## my_chip
module my_chip (
    input logic [11:0] io_in,  
    output logic [11:0] io_out,  
    input logic clock,
    input logic reset  
);
For scale: ~1300 cells after synthesis, roughly 150 flip-flops, ~26 I/O pins, roughly 10000 sq um of cells after synthesis.
Settings: LEC_CHECK=0, ABC_AREA=1, CAP_MARGIN=0, CORE_MARGIN=2, CORE_UTILIZATION=72, CTS_CLUSTER_DIAMETER=25, CTS_CLUSTER_SIZE=68, PLACE_DENSITY_LB_ADDON=0.12, SETUP_SLACK_MARGIN=0.48, SLEW_MARGIN=40; clock period 2.47 ns.
run.sh (not shown) runs the stock make flow with config.mk's settings and CLKGATE_MAP_FILE=.
The starting point reached the layout checks and failed them: negative setup slack.
Change:
Settings changed: ABC_AREA 1 to not set, CAP_MARGIN 0 to 20, CTS_CLUSTER_DIAMETER 25 to not set, CTS_CLUSTER_SIZE 68 to not set, PLACE_DENSITY_LB_ADDON 0.12 to not set, SETUP_SLACK_MARGIN 0.48 to not set, SLEW_MARGIN 40 to 20.
Clock period 2.47 ns to 2.59 ns, I/O delays scaled along.
The changed run finished but fails on negative setup slack.
Non-clock buffer count is lower by 17.
Flip-flop count stays the same.
Sequential share of layout area is higher by 3.8 points.
Change:
Settings changed: ABC_AREA set to 1, CTS_CLUSTER_DIAMETER set to 399.
Clock period 2.59 ns to 2.45 ns, I/O delays scaled along.
The new run finished with negative setup slack left; cell area goes up by 7.0%; synthesized cell count goes up by 31%; final cell count goes up by 25%; hold slack is about the same; sequential share of layout area goes down by 2.2 points; sequential power goes up by about 6%; worst setup slack got worse by 0.19 ns; total power goes up by 13%.
Change:
Settings changed: ABC_AREA 1 to not set, CORE_UTILIZATION 72 to 18, CTS_CLUSTER_DIAMETER 399 to not set.
Clock period 2.45 ns to 15.3 ns, I/O delays scaled along.
=>
- The new run completed without violations
- routed wire length shrinks by 30%
- final area came out lower by 8.5%
- synthesized cell count goes down by 24%
- final cell count rises by 6.4%
- total power decreases by 85%
- global-route usage decreases by 33 points
- core utilization drops by 65 points
- non-clock buffer count is lower by 70
- hold slack barely changes
- first-iteration DRC count is lower by 63%
- synthesized area falls by 6.9%

Setup of job 833:
Starting RTL as in the previous note.
clock: 2.45 ns
lec_check: 0
abc_area: 1
cap_margin: 40
core_aspect_ratio: 0.5
core_margin: 2
core_utilization: 72
cts_cluster_diameter: 397
cts_cluster_size: 97
place_density_lb_addon: 0.3
setup_slack_margin: 0.15
slew_margin: 0
Job 833 completed end to end; final checks failed (setup timing).
Edits applied to the flow inputs when going from job 833 to job 724:
Settings: clearing PLACE_DENSITY_LB_ADDON, which used to be 0.3; putting TNS_END_PERCENT at 5 where nothing was set; swapping 0 for 35 in SLEW_MARGIN.
Findings:
- Nothing crashed in job 724 and all stages finished; the problem is that the final layout failed, the offending checks being setup timing.
- Job 724 gives less maximum cell stage delay along the critical path than job 833 did.
- Via count of the first global-routing pass in job 724 is 320 below job 833.
- On post-route total power, job 724 and job 833 are basically level.
- Achievable frequency, job 724 and job 833: lower on job 724
- Changes observed in job 724 relative to job 833: global-route wire length before repair decreased by 3.7 mm relative to the old numbers; number of filler instances in the final layout increased by about 10% relative to the old numbers.
Here is what was changed in the inputs of job 6966 compared with job 724.
Settings: clearing CORE_ASPECT_RATIO, which used to be 0.5; clearing TNS_END_PERCENT, which used to be 5; swapping 35 for 0 in SLEW_MARGIN; swapping 97 for 72 in CTS_CLUSTER_SIZE; clearing SETUP_SLACK_MARGIN, which used to be 0.15; swapping 40 for 20 in CAP_MARGIN; clearing CTS_CLUSTER_DIAMETER, which used to be 397; putting PLACE_DENSITY_LB_ADDON at 0.28 where nothing was set; swapping 2.45 for 3.13 in the clock period (ns, I/O delays scaled along).
## What came out
- Job 6966 completed end to end; final checks failed (setup timing).
- Combinational gate area: job 6966 and job 724 compared, higher one is job 724
- Job 6966: global-route wire length before repair about 7% below job 724
- Job 6966 ended with less post-route core utilization than job 724.
- DRC violations left came out exactly the same in job 6966 and job 724.

Starting RTL as in the previous note.
clock: 2.5 ns
lec_check: 0
abc_area: 1
cap_margin: 20
cell_pad_in_sites_detail_placement: 0
core_margin: 2
core_utilization: 72
cts_cluster_diameter: 51
cts_cluster_size: 50
max_routing_layer: met4
place_density: 0.38
slew_margin: 20
tns_end_percent: 100
The starting point completed and failed the layout checks on setup timing.
==> next run, changes <==
Settings changed: CELL_PAD_IN_SITES_DETAIL_PLACEMENT 0 to default, CTS_CLUSTER_DIAMETER 51 to default, CTS_CLUSTER_SIZE 50 to default, MAX_ROUTING_LAYER met4 to default, PLACE_DENSITY 0.38 to default, SETUP_SLACK_MARGIN from default to 0.51, TNS_END_PERCENT 100 to 5.
Clock period 2.5 ns to 2.59 ns, I/O delays scaled along.
The changed run ran to the end with violations: setup timing. Total power falls by about 6%. Routed wire length falls by about 11%. Clock skew barely changes. Synthesized area does not change. First-iteration DRC count falls by 39%. Core utilization falls by 0.22 points. Final cell count falls by about 0.9%. Die size does not change. Via count falls by 4.6%. Fmax falls by about 0.8%. Setup slack gets better by 62 ps.
==> next run, changes <==
Settings changed: CTS_CLUSTER_DIAMETER from default to 227, CTS_CLUSTER_SIZE from default to 68, SETUP_SLACK_MARGIN 0.51 to default, TNS_END_PERCENT 5 to default.
Clock period 2.59 ns to 2.55 ns, I/O delays scaled along.
Outcome: The new run produced a layout that fails on setup timing; first-iteration DRC count came out higher by about 44%; routed wire length grows by about 12%; worst setup slack is worse by 75 ps; final cell count came out higher by about 1.3%; non-clock buffer count climbs by 21; utilization rose by 0.69 points.
==> next run, changes <==
Settings changed: CTS_CLUSTER_DIAMETER 227 to default, CTS_CLUSTER_SIZE 68 to 97.
Clock period 2.55 ns to 2.45 ns, I/O delays scaled along.
Outcome:
- The new run finished but fails on setup timing
- synthesized cell count does not change
- via count climbs by 1.3%
- first-iteration DRC count goes down by 7.5%
- core utilization went up by 0.32 points
- final area climbs by 0.38%
- synthesized area does not change
- setup slack gets worse by 160 ps
==> next run, changes <==
Settings changed: CAP_MARGIN 20 to 40, CORE_ASPECT_RATIO from default to 0.5, CTS_CLUSTER_DIAMETER from default to 397, SETUP_SLACK_MARGIN from default to 0.15.
The changed run finished but fails on setup timing. Global-route usage came out higher by 0.25 points. Clock power decreases by a few percent. Via count is higher slightly. Power decreases by a few percent.
==> next run, changes <==
Settings changed: ABC_AREA 1 to default, CAP_MARGIN 40 to 20, CORE_ASPECT_RATIO 0.5 to default, CTS_CLUSTER_DIAMETER 397 to default, CTS_CLUSTER_SIZE 97 to default, SETUP_SLACK_MARGIN 0.15 to default.
Clock period 2.45 ns to 4.25 ns, I/O delays scaled along.
Result: The changed run passed the timing, DRC and antenna checks; area after synthesis decreases by 6.9%; count of clock-buffer cells in the layout went up by 3; first-iteration DRC count goes down by 42%; sequential power shrinks by 42%.

Starting RTL as in the previous note.
Settings: LEC_CHECK=0, ABC_AREA=1, CAP_MARGIN=20, CORE_MARGIN=2, CORE_UTILIZATION=72, PLACE_DENSITY=0.37, SLEW_MARGIN=20; clock period 2.59 ns.
The baseline completed and failed the layout checks on setup timing.
Change:
--- a/flow/config.mk
+++ b/flow/config.mk
@@ -6,8 +6,6 @@
 export NUM_CORES = 4
 export LEC_CHECK = 0
-export ABC_AREA = 1
 export CAP_MARGIN = 20
 export CORE_MARGIN = 2
-export CORE_UTILIZATION = 72
-export PLACE_DENSITY = 0.37
+export CORE_UTILIZATION = 69
 export SLEW_MARGIN = 20
==> flow/constraint.sdc (replaced) <==
create_clock -name core_clock -period 4.42 [get_ports {clock}]
set_input_delay 0.8840 -clock core_clock [delete_from_list [all_inputs] [get_ports {clock}]]
set_output_delay 0.8840 -clock core_clock [all_outputs]
set_load 0.01 [all_outputs]
=>
- The changed run finished clean
- clock skew is about the same
- via count is lower by 24%
- first-iteration DRC count goes down by 47%
- global-route usage drops by 11 points
- maximum frequency fell by 9.2%
- critical path depth fell by 2
- die size went down by 2.8%
- synthesized area drops by 6.9%
- combinational power decreases by 38%
- total power drops by 43%
- non-clock buffer count goes down by 46
Change:
--- a/flow/config.mk
+++ b/flow/config.mk
@@ -7,5 +7,13 @@
 export LEC_CHECK = 0
 export CAP_MARGIN = 20
-export CORE_MARGIN = 2
-export CORE_UTILIZATION = 69
+export CELL_PAD_IN_SITES_DETAIL_PLACEMENT = 1
+export CELL_PAD_IN_SITES_GLOBAL_PLACEMENT = 3
+export CORE_MARGIN = 9
+export CORE_UTILIZATION = 21
+export CTS_CLUSTER_DIAMETER = 50
+export CTS_CLUSTER_SIZE = 49
+export GPL_ROUTABILITY_DRIVEN = 0
+export MAX_ROUTING_LAYER = met4
+export MIN_ROUTING_LAYER = met2
+export PLACE_DENSITY_LB_ADDON = 0.02
 export SLEW_MARGIN = 20
=> Power grows by 3.0%; fmax shrinks by 5.6%; core utilization shrinks by 53 points; setup slack degrades by 230 ps; global-route usage shrinks by 11 points; wire length grows by 52%; clock power grows by about 5%; die area grows to 3.6 times its value.
Change:
==> flow/config.mk (replaced) <==
export PLATFORM = sky130hd
export DESIGN_NAME = my_chip
export DESIGN_NICKNAME = my_chip
export VERILOG_FILES = /design/flow/design.v
export SDC_FILE = /design/flow/constraint.sdc
export NUM_CORES = 4
export LEC_CHECK = 0
export CAP_MARGIN = 20
export CORE_MARGIN = 2
export CORE_UTILIZATION = 40
export SLEW_MARGIN = 20
==> flow/constraint.sdc (replaced) <==
create_clock -name core_clock -period 7.26 [get_ports {clock}]
set_input_delay 1.4520 -clock core_clock [delete_from_list [all_inputs] [get_ports {clock}]]
set_output_delay 1.4520 -clock core_clock [all_outputs]
set_load 0.01 [all_outputs]
What happened:
- final area falls by 4.6%
- critical path depth is unchanged
- synthesized cell count is unchanged
- clock power fell by 43%
- combinational power came out lower by 47%
- worst setup slack gains 2300 ps
- power goes down by 41%
- fmax fell by 11%
Change:
--- a/flow/config.mk
+++ b/flow/config.mk
@@ -6,6 +6,9 @@
 export NUM_CORES = 4
 export LEC_CHECK = 0
+export ABC_AREA = 1
 export CAP_MARGIN = 20
-export CORE_MARGIN = 2
+export CORE_MARGIN = 3
 export CORE_UTILIZATION = 40
+export CTS_CLUSTER_SIZE = 13
+export MAX_ROUTING_LAYER = met5
 export SLEW_MARGIN = 20
==> flow/constraint.sdc (replaced) <==
create_clock -name core_clock -period 10.0 [get_ports {clock}]
set_input_delay 2.0000 -clock core_clock [delete_from_list [all_inputs] [get_ports {clock}]]
set_output_delay 2.0000 -clock core_clock [all_outputs]
set_load 0.01 [all_outputs]
The new run passed the timing, DRC and antenna checks.
Clock-buffer cell count stays the same.
Setup slack gains 3300 ps.
Wire length grows by a quarter to a third.
Final cell count increases by a quarter to a third.
Area after synthesis went up by a little under a tenth.

job 5736:
Starting RTL as in the previous note.
Settings: LEC_CHECK=0, ABC_AREA=1, CAP_MARGIN=20, CELL_PAD_IN_SITES_DETAIL_PLACEMENT=1, CORE_MARGIN=3, CORE_UTILIZATION=40, CTS_CLUSTER_SIZE=25, HOLD_SLACK_MARGIN=0.22, MAX_ROUTING_LAYER=met4, SLEW_MARGIN=25; clock period 5.36 ns.
The following lists how job 6724 was set up differently from job 5736:
Settings: SLEW_MARGIN: 25 -> 35; CORE_MARGIN: 3 -> 2; ABC_AREA: 1 -> unset; CELL_PAD_IN_SITES_GLOBAL_PLACEMENT: unset -> 2; PLACE_DENSITY_LB_ADDON: unset -> 0.22; HOLD_SLACK_MARGIN: 0.22 -> unset; CTS_CLUSTER_SIZE: 25 -> unset; CELL_PAD_IN_SITES_DETAIL_PLACEMENT: 1 -> unset; the clock period (ns, I/O delays scaled along): 5.36 -> 10.0.
==> results <==
The run showing the greater number of cells in Yosys stat is job 5736.
Between job 6724 and job 5736, it is job 6724 whose total global routing track utilization is lower, by 2.7 points.
Re area after synthesis: job 6724 is 710 µm² down on job 5736.
Cell count after synthesis: job 6724 vs job 5736 down about 24%
The routed length on met1 in job 6724 sits 16% below the value recorded for job 5736.
Input-level comparison between job 1618 and job 6724:
Settings: CTS_CLUSTER_DIAMETER: unset -> 354; MAX_ROUTING_LAYER: met4 -> unset; TNS_END_PERCENT: unset -> 35; CTS_CLUSTER_SIZE: unset -> 99; CELL_PAD_IN_SITES_GLOBAL_PLACEMENT: 2 -> unset; PLACE_DENSITY_LB_ADDON: 0.22 -> unset.
--- outcome ---
- Job 1618 | status: complete | timing, DRC, antenna: pass
- Compared with job 6724, in job 1618 post-layout utilization of the core closely matched the old numbers, register fraction of the total cell area essentially unchanged, setup slack went up by 0.049 ns, ratio of routed vias to standard cells rose 1.2%.
- The run showing the smaller fraction of the cycle the final worst path needs is job 1618.
- A global routing's busiest layer of met1 is what job 1618 shows, while met2 belongs to job 6724.
- Compared to job 6724, the routing of job 1618 uses less wire.
> inputs changed (job 1618 -> job 136)
Settings: CTS_CLUSTER_DIAMETER: 354 -> unset; SLEW_MARGIN: 35 -> 20; CTS_CLUSTER_SIZE: 99 -> unset; TNS_END_PERCENT: 35 -> unset; the clock period (ns, I/O delays scaled along): 10.0 -> 4.42.
==> comparison <==
Taking job 1618 as the reference point, the overall power of the completed layout of job 136 rises by 130%. For detailed-routed wire length on met2, dividing the value from job 1618 by the value from job 136 gives 0.946. Changes observed in job 136 relative to job 1618: data required time of the worst path lost 5.58 ns, summed area of non-filler cells in the final layout picked up an extra 66 µm², final core utilization picked up an extra 0.28 points, first-pass GRT wire length picked up an extra 2.8%, smallest setup slack after layout lost 5.16 ns. Against job 1618, job 136 comes in 56 lower on first-iteration DRC count. Job 136 reports a lower multi-input logic portion of the cell area than job 1618 does. Row post-layout minimum cycle time: job 136 lower / job 1618 higher.

old:
my_chip again, from the RTL that the note above started with.
Design my_chip, start of the top module:
module my_chip (
    input logic [11:0] io_in,  
    output logic [11:0] io_out,  
    input logic clock,
    input logic reset  
);
    ChipInterface #(.FRE(25000)) chipInterface_inst(
        .clock(clock),
        .confirm(io_in[0]),
        .clear(io_in[1]),
        .algorithm_select_mode(io_in[2]),
        .reset(reset),
        .enter0(io_in[3]), 
        .enter1(io_in[4]),
        .led(io_out[5:0])
    );
    assign io_out[11:6] = 6'b0;
endmodule
==> flow/config.mk <==
export PLATFORM = sky130hd
export DESIGN_NAME = my_chip
export DESIGN_NICKNAME = my_chip
export VERILOG_FILES = /design/flow/design.v
export SDC_FILE = /design/flow/constraint.sdc
export NUM_CORES = 4
export LEC_CHECK = 0
export ABC_AREA = 0
export CAP_MARGIN = 20
export CELL_PAD_IN_SITES_DETAIL_PLACEMENT = 0
export CORE_MARGIN = 2
export CORE_UTILIZATION = 48
export GPL_TIMING_DRIVEN = 0
export HOLD_SLACK_MARGIN = 0.18
export MAX_ROUTING_LAYER = met4
export MIN_ROUTING_LAYER = met2
export PLACE_DENSITY_LB_ADDON = 0.03
export SLEW_MARGIN = 20
export TNS_END_PERCENT = 95
==> flow/constraint.sdc <==
create_clock -name core_clock -period 3.09 [get_ports {clock}]
set_input_delay 0.6180 -clock core_clock [delete_from_list [all_inputs] [get_ports {clock}]]
set_output_delay 0.6180 -clock core_clock [all_outputs]
set_load 0.01 [all_outputs]
| old | all stages done | FAIL | negative setup slack |
## Diff of input files: new against old
Settings: CAP_MARGIN changed from 20 to 15; PLACE_DENSITY_LB_ADDON changed from 0.03 to 0.2; CELL_PAD_IN_SITES_DETAIL_PLACEMENT changed from 0 to 2; GPL_ROUTABILITY_DRIVEN newly set to 0; CORE_MARGIN changed from 2 to 9; CORE_ASPECT_RATIO newly set to 0.8; CELL_PAD_IN_SITES_GLOBAL_PLACEMENT newly set to 2; SLEW_MARGIN changed from 20 to 30.
==> results <==
Status(new) = ERROR, stage = clock tree synthesis. Diff new..old | multiplexer area fraction after synthesis | negligible. Compared with old, new shows a lower post-placement cell count. Compared new vs old, and detailed-placement wirelength estimate is up in new. Die area: higher on new.

Setup of alpha:
Starting RTL as in the previous note.
make LEC_CHECK=0 CAP_MARGIN=5 CORE_ASPECT_RATIO=0.94 CORE_MARGIN=2 CORE_UTILIZATION=72 CTS_CLUSTER_DIAMETER=64 CTS_CLUSTER_SIZE=81 HOLD_SLACK_MARGIN=0.05 PLACE_DENSITY=0.36 SETUP_SLACK_MARGIN=1.65 SLEW_MARGIN=20 finish   # period 6.51 ns
alpha completed; timing, DRC and antenna clean
Input changes introduced in beta (baseline for comparison: alpha):
Settings: a change of CAP_MARGIN from 5 to 20; a deleted CTS_CLUSTER_SIZE that had been 81; a change of CORE_ASPECT_RATIO from 0.94 to 1.33; a deleted PLACE_DENSITY that had been 0.36; a deleted SETUP_SLACK_MARGIN that had been 1.65; a deleted CTS_CLUSTER_DIAMETER that had been 64; a deleted HOLD_SLACK_MARGIN that had been 0.05; an added ABC_AREA of 1; a change of the clock period (ns, I/O delays scaled along) from 6.51 to 2.45.
[summary]
The layout from beta, despite a flow that completed every stage, fails the layout checks, with the failing checks listed as negative setup slack.
Across both runs, clock power was higher for beta than for alpha.
Area of the mapped netlist went up by a little under 10% going from alpha to beta.
Biggest fanout along the worst timing path delta for beta relative to alpha: 13 lower
Delay of the slowest cell on the worst path: beta lower than alpha
Comparing the two runs side by side, beta comes out behind alpha on setup slack.
Diff alpha -> beta: global-route usage now sits higher, routed wire length now sits higher, worst hold slack now sits at about the same level, part of the power in the clock network now sits higher.
Changes in gamma relative to beta:
Settings: CORE_ASPECT_RATIO removed (was 1.33); ABC_AREA removed (was 1); CORE_UTILIZATION changed from 72 to 40; the clock period (ns, I/O delays scaled along) changed from 2.45 to 10.0.
==> comparison <==
gamma: all stages complete, timing, DRC and antenna checks passed. gamma ended up with a lower synthesized cell count than beta did. Going from beta to gamma, clock tree cell share of total cell area grows by 0.59 points. Ratio of total power to cell area, beta and gamma: larger value in beta. Count of cells resized by post-cts repair was higher in beta than in gamma. Critical path depth (gamma over beta): decrease, 4. Compared with beta, gamma shows number of setup violations in the final report lower by 10.
> inputs changed (gamma -> delta)
Settings: MAX_ROUTING_LAYER: unset -> met4; SETUP_SLACK_MARGIN: unset -> -0.58; GPL_TIMING_DRIVEN: unset -> 0; PLACE_DENSITY_LB_ADDON: unset -> 0.22; HOLD_SLACK_MARGIN: unset -> 0.02; CELL_PAD_IN_SITES_GLOBAL_PLACEMENT: unset -> 2; CELL_PAD_IN_SITES_DETAIL_PLACEMENT: unset -> 2; CORE_ASPECT_RATIO: unset -> 0.51; SLEW_MARGIN: 20 -> 5; CORE_MARGIN: 2 -> 4.
### Flow results
The final layout from delta, which completed every stage, passed the timing, DRC and antenna checks at the end of the flow. delta vs. gamma: utilization picked up an extra 1.9 points; non-clock buffer share of cell area picked up an extra 2.1 points; critical path depth picked up an extra 2.
Power is estimated from default activity; no workload was simulated.
